== run A ==
Design TopLevelPipe, start of the top module:
module TopLevelPipe(input clk, rst,
	output [31:0] imem_addr, input [31:0] imem_rdata,
	output [31:0] dmem_addr, output [31:0] dmem_wdata, output dmem_we, input [31:0] dmem_rdata);
	wire MemWriteD, ALUSrcD, RegWriteD, JumpD, BranchD, JalrD, RegWriteM, RegWriteW, JalrE, JumpE, BranchE, ZeroE, ALUResult0, StallF, StallD, FlushD, FlushE;
	wire[1:0] ResultSrcD, ResultSrcE, PCSrcE, ForwardAE, ForwardBE, ResultSrcM, ResultSrcW;
	wire[2:0] func3D, func3E, ALUControlD, ImmSrcD;
	wire[4:0] Rs1D, Rs2D, Rs1E, Rs2E, RdE, RdM, RdW;
	wire[6:0] func7, op;
	ControlUnit	CTRL(func3D, func7, op, MemWriteD, ALUSrcD, RegWriteD, JumpD, BranchD, JalrD, ResultSrcD, ALUControlD, ImmSrcD);
	HazardUnit	HU(RegWriteM, RegWriteW, ResultSrcE, PCSrcE, ResultSrcM, ResultSrcW, Rs1D, Rs2D, Rs1E, Rs2E, RdE, RdM, RdW, StallF, StallD, FlushD, FlushE, ForwardAE, ForwardBE);
	ControlDecoder		DC(JalrE, JumpE, BranchE, ZeroE, ALUResult0, func3E, PCSrcE);
  ...
clock: 6.43 ns
lec_check: 0
cap_margin: 20
core_margin: 2
core_utilization: 61
cts_cluster_diameter: 229
max_routing_layer: met4
min_routing_layer: met1
setup_slack_margin: 1.89
slew_margin: 20
run.sh (not shown) runs the stock make flow with config.mk's settings and CLKGATE_MAP_FILE=.
[flow] run A | stages: complete | final checks: fail | reason: negative setup slack
The inputs of run B differ from those of run A as listed below.
# run A
export LEC_CHECK = 0
export CAP_MARGIN = 20
export CORE_MARGIN = 2
export CORE_UTILIZATION = 61
export CTS_CLUSTER_DIAMETER = 229
export MAX_ROUTING_LAYER = met4
export MIN_ROUTING_LAYER = met1
export SETUP_SLACK_MARGIN = 1.89
export SLEW_MARGIN = 20
create_clock -name core_clock -period 6.43 [get_ports {clk}]
# run B
export LEC_CHECK = 0
export CAP_MARGIN = 0
export CORE_MARGIN = 2
export CORE_UTILIZATION = 70
export CTS_CLUSTER_SIZE = 25
export SLEW_MARGIN = 20
create_clock -name core_clock -period 6.3 [get_ports {clk}]
Findings:
The log for run B ends in 5_1_grt with error GRT-0232, so the run never completed.
Reported for run B and run A, top-level I/O count turned out identical to the last digit.
Number of setup buffers added after CTS sits higher in run B than in run A.
Run B against run A: core area has decreased, adder and majority gate portion of the synthesized area was more or less identical, horizontal die size saw a decrease.
Number of distinct library cells after synthesis came out exactly the same in run B and run A.
Here is what was changed in the inputs of run C compared with run B.
# run B
export LEC_CHECK = 0
export CAP_MARGIN = 0
export CORE_MARGIN = 2
export CORE_UTILIZATION = 70
export CTS_CLUSTER_SIZE = 25
export SLEW_MARGIN = 20
create_clock -name core_clock -period 6.3 [get_ports {clk}]
# run C
export LEC_CHECK = 0
export CAP_MARGIN = 20
export CORE_MARGIN = 2
export CORE_UTILIZATION = 71
export CTS_CLUSTER_SIZE = 25
export PLACE_DENSITY = 0.67
export SLEW_MARGIN = 20
create_clock -name core_clock -period 6.3 [get_ports {clk}]
Notes after the runs:
Seen in the log of run C: ODB-0269 during 5_1_grt, after which the run never completed.
In the metrics for run B and run C, the one carrying the lower floorplan die height is run C.
Diff run C..run B | half-perimeter wire length after placement | negligible
Run C vs. run B: post-synthesis instance total comparable, number of gates given a new drive strength after cts saw a decrease, post-CTS setup buffer count down 30, area fraction in compound gates after synthesis shows no meaningful change, Yosys chip area barely changed.
Run B has higher floorplan row count than run C.
On chip area, run C does better than run B.
--- input diff run C..run D ---
# run C
export LEC_CHECK = 0
export CAP_MARGIN = 20
export CORE_MARGIN = 2
export CORE_UTILIZATION = 71
export CTS_CLUSTER_SIZE = 25
export PLACE_DENSITY = 0.67
export SLEW_MARGIN = 20
create_clock -name core_clock -period 6.3 [get_ports {clk}]
# run D
export LEC_CHECK = 0
export CAP_MARGIN = 20
export CELL_PAD_IN_SITES_GLOBAL_PLACEMENT = 2
export CORE_ASPECT_RATIO = 1.05
export CORE_MARGIN = 2
export CORE_UTILIZATION = 58
export CTS_CLUSTER_SIZE = 12
export PLACE_DENSITY = 0.89
export SETUP_SLACK_MARGIN = 0.68
export SLEW_MARGIN = 20
create_clock -name core_clock -period 9.01 [get_ports {clk}]
==> results <==
Re routability-driven placement congestion ratio: run D is about 7% down on run C. As far as count of H-tree levels built during CTS goes, run C and run D are indistinguishable; the numbers are identical. Comparing run C against run D, there is no change at all in synthesized cell count. Run D | status: complete | timing, DRC, antenna: pass. Pre-CTS worst setup slack: run D > run C. As of run D, die size had risen by more than 10% compared to run C. Measured against run C, the post-DP HPWL of run D comes out at 0.907 times the reference value.
